==> trial 3 <==
==> flow/design.v <==
`timescale 10ns/1ns
module servo( input clk, input rst, output reg PWM, input [1:0]boton_cambiar_grados );
integer contador;
integer frecuencia;
integer auxContador;
reg C;
always@(posedge clk) begin
if (rst) begin
	PWM<=0;
	contador<=0;
end else begin
PWM<=~boton_cambiar_grados;
	auxContador=auxContador+1;
	if(boton_cambiar_grados==1)
		begin
				contador<= contador +1;                      
				if (contador< 75_000) 
				begin
					PWM <= 1;
				end
				else
				if (contador < 1_900_000)  
				begin
				PWM <= 0;
				end
	end			
	else if(boton_cambiar_grados==2)
		begin
				contador<= contador +1;                      
				if (contador<150_000)  
				begin
					PWM <= 1;
				end
				else
				if (contador < 1_850_000)  
				begin
				PWM <= 0;
				end
	end	
	else if(boton_cambiar_grados==3)
		begin
				contador<= contador +1;                      
				if (contador<240_000)	 
				begin
					PWM <= 1;
				end
				else
				if (contador < 1_800_000)  
				begin
				PWM <= 0;
				end
	end
	if(contador >=2_100_000)  
	begin
		contador <= 0;
	end			
end
end
 endmodule 
module ultrasonido1(input ultra, input clk, input rst, input echo, output reg done, output reg trigger, output reg [15:0] distance);
	parameter divH = 1000; 
	parameter divL = 2000;
	integer countF;
	integer countEcho;
	always @(posedge clk) begin 
		if (rst | ultra) 
		begin 
			countF <= 0;
			trigger <= 0;
		end 
		else 
		begin
			countF <= countF +1;  
			if (countF < divH+1)
				trigger <= 1;
			else
			if (countF < divL+1)
				trigger <= 0;
			else 
				countF <= 0;
		end
	end
	always @(posedge clk) begin
		if (rst) begin
			countEcho <= 0;
			done <= 0;
			distance <= 0;
		end
		else if (echo == 1) begin
			countEcho <= countEcho +1;
			done <= 0;
		end
		else
		begin
			if (echo == 0 & countEcho != 0)	
				distance <= (~countEcho*340)/2000000;
				countEcho <=0;
				done <= 1; 	
		end
	end
endmodule
`timescale 10ns/1ns
 module radar(  input clk, input rst, input echo, input [1:0] boton_cambiar_grados, output done, output trigger,
 output [15:0] distance, output PWM, input ultra);
 servo   servo( .clk (clk), .rst(rst), .PWM(PWM), .boton_cambiar_grados(boton_cambiar_grados));
 ultrasonido1 ultrasonido2( .ultra(ultra), .clk(clk), .rst(rst),  .echo(echo), .done(done), .trigger(trigger),.distance(distance));
 endmodule
==> flow/run.sh <==
#!/bin/bash
# the make line also repeats each setting of config.mk as NAME=value (left out here)
make -C /OpenROAD-flow-scripts/flow DESIGN_CONFIG=/design/flow/config.mk WORK_HOME=/design/flow/orfs CLKGATE_MAP_FILE= finish
==> flow/config.mk <==
export PLATFORM = sky130hd
export DESIGN_NAME = radar
export DESIGN_NICKNAME = radar
export VERILOG_FILES = /design/flow/design.v
export SDC_FILE = /design/flow/constraint.sdc
export NUM_CORES = 4
export LEC_CHECK = 0
export ABC_AREA = 1
export CAP_MARGIN = 15
export CELL_PAD_IN_SITES_DETAIL_PLACEMENT = 0
export CELL_PAD_IN_SITES_GLOBAL_PLACEMENT = 3
export CORE_ASPECT_RATIO = 1.69
export CORE_MARGIN = 2
export CORE_UTILIZATION = 40
export CTS_CLUSTER_DIAMETER = 129
export CTS_CLUSTER_SIZE = 55
export GPL_TIMING_DRIVEN = 0
export HOLD_SLACK_MARGIN = 0.09
export MAX_ROUTING_LAYER = met5
export MIN_ROUTING_LAYER = met2
export PLACE_DENSITY = 0.63
export SETUP_SLACK_MARGIN = 5.0
export SLEW_MARGIN = 10
export TNS_END_PERCENT = 15
==> flow/constraint.sdc <==
create_clock -name core_clock -period 41.3 [get_ports {clk}]
set_input_delay 8.2600 -clock core_clock [delete_from_list [all_inputs] [get_ports {clk}]]
set_output_delay 8.2600 -clock core_clock [all_outputs]
set_load 0.01 [all_outputs]
==> inputs of build 66, as changes to trial 3 <==
Settings changed: ABC_AREA 1 to not set, HOLD_SLACK_MARGIN 0.09 to not set, SLEW_MARGIN 10 to 40.
==> comparison table <==
Result of the run: build 66 timing/DRC/antenna clean; trial 3 stopped before the end
Failing step: build 66 -; trial 3 global placement without I/O (3_1_place_gp_skip_io)
Count of distinct cell types in the synthesized netlist: build 66 143; trial 3 68
Post-Synth Simple-Gate Area: build 66 27.5%; trial 3 54.6%
Cell accounting for the most synthesized area: build 66 sky130_fd_sc_hd__dfxtp_1; trial 3 sky130_fd_sc_hd__nand2_1
Core region area: build 66 50200 um2; trial 3 55100 um2
Synthesized cell area: build 66 20300 um2; trial 3 22200 um2
Synth Seq Share: build 66 11.3%; trial 3 10.4%
Fa+ha+maj area frac: build 66 11.4%; trial 3 10.4%
Width of the chip: build 66 177 um; trial 3 185 um
Chip area in the Yosys report: build 66 20300 um2; trial 3 22200 um2
Number of placement rows: build 66 107; trial 3 112
Number of nets at floorplan: build 66 2888; trial 3 3894
Xor/xnor share of the synthesized area: build 66 12.2%; trial 3 4.51%
Synthesized instance count: build 66 2725; trial 3 3731
Cell count listed in synth_stat.txt: build 66 2725; trial 3 3731
Initial Util: build 66 40.4%; trial 3 40.4%
AO/OA Area Share: build 66 30.3%; trial 3 6.35%
Share of Yosys cell area claimed by the top area cell type: build 66 11.3%; trial 3 16.8%
Most repeated cell in the gate-level netlist after synthesis: build 66 sky130_fd_sc_hd__nor2_1; trial 3 sky130_fd_sc_hd__nand2_1
Average size of a mapped cell: build 66 7.45 um2; trial 3 5.96 um2
Mux share: build 66 1.66%; trial 3 0%

========
==> build 55 <==
// radar: RTL as listed in full above, without the edits since
clock: 19.0 ns
lec_check: 0
abc_area: 1
cap_margin: 10
cell_pad_in_sites_detail_placement: 2
cell_pad_in_sites_global_placement: 1
core_aspect_ratio: 1.34
core_margin: 2
core_utilization: 28
cts_cluster_diameter: 331
cts_cluster_size: 36
gpl_routability_driven: 1
gpl_timing_driven: 1
max_routing_layer: met4
place_density_lb_addon: 0.01
slew_margin: 0
tns_end_percent: 25
run.sh (not shown) runs the stock make flow with config.mk's settings and CLKGATE_MAP_FILE=.
==> build 53 (differences from build 55) <==
Settings changed: CAP_MARGIN 10 to 40, CELL_PAD_IN_SITES_DETAIL_PLACEMENT 2 to default, CELL_PAD_IN_SITES_GLOBAL_PLACEMENT 1 to default, CORE_ASPECT_RATIO 1.34 to default, CORE_UTILIZATION 28 to 72, CTS_CLUSTER_DIAMETER 331 to default, CTS_CLUSTER_SIZE 36 to 72, GPL_ROUTABILITY_DRIVEN 1 to default, GPL_TIMING_DRIVEN 1 to default, MAX_ROUTING_LAYER met4 to default, PLACE_DENSITY_LB_ADDON 0.01 to 0.06, SLEW_MARGIN 0 to 20, TNS_END_PERCENT 25 to default.
==> flow/constraint.sdc (replaced) <==
create_clock -name core_clock -period 12.0 [get_ports {clk}]
set_input_delay 2.4000 -clock core_clock [delete_from_list [all_inputs] [get_ports {clk}]]
set_output_delay 2.4000 -clock core_clock [all_outputs]
set_load 0.01 [all_outputs]
==> results.sh <==
# yosys + openroad results
export IMPL_run_status="finished clean"
export IMPL_pin_count_of_the_biggest_net_entering_global_routing=38
export IMPL_worstSetupStartpointType="flip-flop"
export IMPL_r2r_setup_slack_ns=1.33
export IMPL_report_final_hold_viol_count=0
[end of results for build 55]
==> results.sh <==
# physical design summary
export IMPL_run_status="stopped before the end"
export IMPL_stopped_at="detailed placement (3_5_place_dp)"
export IMPL_error="[ERROR DPL-0033] detailed placement checks failed during check placement."
export IMPL_ys_seq_share=0.104
export IMPL_routabilityCongestion=1.06
export IMPL_core_util_floorplan=0.729
export IMPL_ys_cells=3731
export IMPL_synth_largest_type_area_fraction=0.168
export IMPL_core_region_area_sq_um=30500
[end of results for build 53]
